==> flow/design.v <==
module contador_de_programa(
    input  wire       clk,
    input  wire       reset,
    input  wire [6:0] cantidad_instrucciones,
    output reg  [1:0] fase,
    output reg  [6:0] o_contador,
    output reg        done
);
wire [6:0] siguiente = o_contador + 7'd1;
always @(posedge clk) begin
    if (reset) begin
        fase       <= 2'd0;
        o_contador <= 7'd0;
        done       <= (cantidad_instrucciones == 7'd0);
    end else if (!done) begin
        if (fase == 2'd2) begin
            fase       <= 2'd0;
            o_contador <= siguiente;
            if (siguiente == cantidad_instrucciones)
                done <= 1'b1;
        end else begin
            fase <= fase + 2'd1;
        end
    end
end
endmodule
module unidad_control
(
    input  [3:0] instruction,
    output reg       write_enable_RB,
    output reg       read_ram,
    output reg       write_ram,
    output reg [3:0] alu_opcode,
    output reg       valido
);
always @* begin
    write_enable_RB = 1'b0;
    read_ram        = 1'b0;
    write_ram       = 1'b0;
    alu_opcode      = 4'b0000;
    valido          = 1'b1;
    case (instruction)
        4'b0000: begin write_enable_RB = 1'b1; alu_opcode = 4'b0000; end  
        4'b0001: begin write_enable_RB = 1'b1; alu_opcode = 4'b0001; end  
        4'b0010: begin write_enable_RB = 1'b1; alu_opcode = 4'b0010; end  
        4'b0011: begin write_enable_RB = 1'b1; alu_opcode = 4'b0110; end  
        4'b0100: begin write_enable_RB = 1'b1; alu_opcode = 4'b0111; end  
        4'b0101: begin write_enable_RB = 1'b1; alu_opcode = 4'b1100; end  
        4'b0110: write_ram = 1'b1;                                         
        4'b0111: read_ram  = 1'b1;                                         
        default: valido = 1'b0;                                            
    endcase
end
endmodule
module alu(
    input  [3:0]      op,
    input  [31:0]     din1_alu,
    input  [31:0]     din2_alu,
    output reg [31:0] result_alu
);
always @* begin
    case (op)
        4'b0000: result_alu = din1_alu & din2_alu;
        4'b0001: result_alu = din1_alu | din2_alu;
        4'b0010: result_alu = din1_alu + din2_alu;
        4'b0110: result_alu = din1_alu - din2_alu;
        4'b0111: result_alu = (din1_alu < din2_alu) ? 32'd1 : 32'd0;
        4'b1100: result_alu = ~(din1_alu | din2_alu);
        default: result_alu = 32'd0;
    endcase
end
endmodule
module banco_de_registros(
    input  wire        clk,
    input  wire        reset,
    input  wire [4:0]  read_address_1,
    input  wire [4:0]  read_address_2,
    input  wire [4:0]  write_address,
    input  wire [31:0] data_write,
    input  wire        write_enable,
    output wire [31:0] data_register_1,
    output wire [31:0] data_register_2
);
reg [31:0] mem [0:31];
function [31:0] valor_inicial(input [4:0] r);
    case (r)
        5'd0:  valor_inicial = 32'h000000DE;
        5'd1:  valor_inicial = 32'h0000006F;
        5'd2:  valor_inicial = 32'h00000064;
        5'd3:  valor_inicial = 32'h000000C8;
        5'd7:  valor_inicial = 32'h00000014;
        5'd8:  valor_inicial = 32'h00000015;
        5'd9:  valor_inicial = 32'h00000016;
        5'd10: valor_inicial = 32'h00000052;
        5'd11: valor_inicial = 32'h0000001B;
        5'd12: valor_inicial = 32'h7FFFFFF3;
        5'd16: valor_inicial = 32'h00000017;
        5'd17: valor_inicial = 32'h00000018;
        5'd18: valor_inicial = 32'h00000019;
        default: valor_inicial = 32'h00000000;
    endcase
endfunction
integer i;
always @(posedge clk) begin
    if (reset) begin
        for (i = 0; i < 32; i = i + 1)
            mem[i] <= valor_inicial(i[4:0]);
    end else if (write_enable) begin
        mem[write_address] <= data_write;
    end
end
assign data_register_1 = mem[read_address_1];
assign data_register_2 = mem[read_address_2];
endmodule
module ram(
    input  wire        clk,
    input  wire [31:0] address,
    input  wire [31:0] din,
    input  wire        write_enable,
    output wire [31:0] dout
);
reg [31:0] mem [0:31];
always @(posedge clk) begin
    if (write_enable)
        mem[address[4:0]] <= din;
end
assign dout = mem[address[4:0]];
endmodule
module jericalla_evolucion(
    input  wire        clk,
    input  wire        reset,
    input  wire [6:0]  cantidad_instrucciones,
    output wire [6:0]  imem_addr,
    input  wire [18:0] imem_data,
    output reg  [31:0] data_out,
    output reg         zf,
    output reg         valid,
    output wire        done
);
wire [1:0] fase;
wire [6:0] pc;
contador_de_programa contador_de_programa_inst(
    .clk(clk),
    .reset(reset),
    .cantidad_instrucciones(cantidad_instrucciones),
    .fase(fase),
    .o_contador(pc),
    .done(done)
);
assign imem_addr = pc;
wire       cu_we_rb, cu_read_ram, cu_write_ram, cu_valido;
wire [3:0] cu_alu_opcode;
unidad_control unidad_control_inst(
    .instruction(imem_data[18:15]),
    .write_enable_RB(cu_we_rb),
    .read_ram(cu_read_ram),
    .write_ram(cu_write_ram),
    .alu_opcode(cu_alu_opcode),
    .valido(cu_valido)
);
wire [31:0] rb_dr1, rb_dr2;
reg  [31:0] resultado;
reg        b1_we_rb, b1_read_ram, b1_write_ram, b1_valido;
reg [3:0]  b1_alu_opcode;
reg [4:0]  b1_rd;
reg [31:0] b1_dr1, b1_dr2;
reg        b2_we_rb, b2_valido;
reg [4:0]  b2_rd;
wire activo = !done;
banco_de_registros banco_de_registros_inst(
    .clk(clk),
    .reset(reset),
    .read_address_1(imem_data[9:5]),
    .read_address_2(imem_data[4:0]),
    .write_address(b2_rd),
    .data_write(resultado),
    .write_enable(activo && fase == 2'd2 && b2_we_rb),
    .data_register_1(rb_dr1),
    .data_register_2(rb_dr2)
);
wire [31:0] alu_result;
alu alu_inst(
    .op(b1_alu_opcode),
    .din1_alu(b1_dr1),
    .din2_alu(b1_dr2),
    .result_alu(alu_result)
);
wire [31:0] ram_dout;
ram ram_inst(
    .clk(clk),
    .address(b1_dr1),
    .din(b1_dr2),
    .write_enable(activo && fase == 2'd1 && b1_write_ram),
    .dout(ram_dout)
);
always @(posedge clk) begin
    if (reset) begin
        b1_we_rb  <= 1'b0;
        b1_read_ram <= 1'b0;
        b1_write_ram <= 1'b0;
        b1_valido <= 1'b0;
        b2_we_rb  <= 1'b0;
        b2_valido <= 1'b0;
        valid     <= 1'b0;
        zf        <= 1'b0;
    end else begin
        valid <= 1'b0;
        if (activo) begin
            case (fase)
                2'd0: begin
                    b1_we_rb      <= cu_we_rb;
                    b1_read_ram   <= cu_read_ram;
                    b1_write_ram  <= cu_write_ram;
                    b1_valido     <= cu_valido;
                    b1_alu_opcode <= cu_alu_opcode;
                    b1_rd         <= imem_data[14:10];
                    b1_dr1        <= rb_dr1;
                    b1_dr2        <= rb_dr2;
                end
                2'd1: begin
                    b2_we_rb  <= b1_we_rb;
                    b2_valido <= b1_valido;
                    b2_rd     <= b1_rd;
                    if (b1_read_ram)
                        resultado <= ram_dout;
                    else if (b1_write_ram)
                        resultado <= b1_dr2;
                    else
                        resultado <= alu_result;
                end
                default: begin
                    valid    <= b2_valido;
                    data_out <= resultado;
                    if (b2_we_rb)
                        zf <= (resultado == 32'd0);
                end
            endcase
        end
    end
end
endmodule
==> flow/config.mk <==
export PLATFORM = sky130hd
export DESIGN_NAME = jericalla_evolucion
export DESIGN_NICKNAME = jericalla_evolucion
export VERILOG_FILES = /design/flow/design.v
export SDC_FILE = /design/flow/constraint.sdc
export NUM_CORES = 4
export LEC_CHECK = 0
export CAP_MARGIN = 20
export CORE_ASPECT_RATIO = 0.96
export CORE_MARGIN = 2
export CORE_UTILIZATION = 68
export CTS_CLUSTER_SIZE = 35
export GPL_ROUTABILITY_DRIVEN = 1
export GPL_TIMING_DRIVEN = 1
export HOLD_SLACK_MARGIN = 0.17
export MIN_ROUTING_LAYER = met1
export SETUP_SLACK_MARGIN = 1.6
export SLEW_MARGIN = 20
==> flow/constraint.sdc <==
create_clock -name core_clock -period 11.3 [get_ports {clk}]
set_input_delay 2.2600 -clock core_clock [delete_from_list [all_inputs] [get_ports {clk}]]
set_output_delay 2.2600 -clock core_clock [all_outputs]
set_load 0.01 [all_outputs]
run.sh (not shown) runs the stock make flow with config.mk's settings and CLKGATE_MAP_FILE=.
The first run finished clean.
Then changed:
Settings changed: CORE_ASPECT_RATIO 0.96 to unset, CORE_UTILIZATION 68 to 40, CTS_CLUSTER_SIZE 35 to unset, GPL_ROUTABILITY_DRIVEN 1 to unset, GPL_TIMING_DRIVEN 1 to unset, HOLD_SLACK_MARGIN 0.17 to unset, MIN_ROUTING_LAYER met1 to unset, SETUP_SLACK_MARGIN 1.6 to unset.
Clock period 11.3 ns to 5.6 ns, I/O delays scaled along.
Effect: Setup slack is worse by 4800 ps. Area after synthesis is unchanged. Clock skew fell by 6.6 ps. Die size rose by 69%. Routed wire length rose by 3.3%. Sequential cell count does not change.
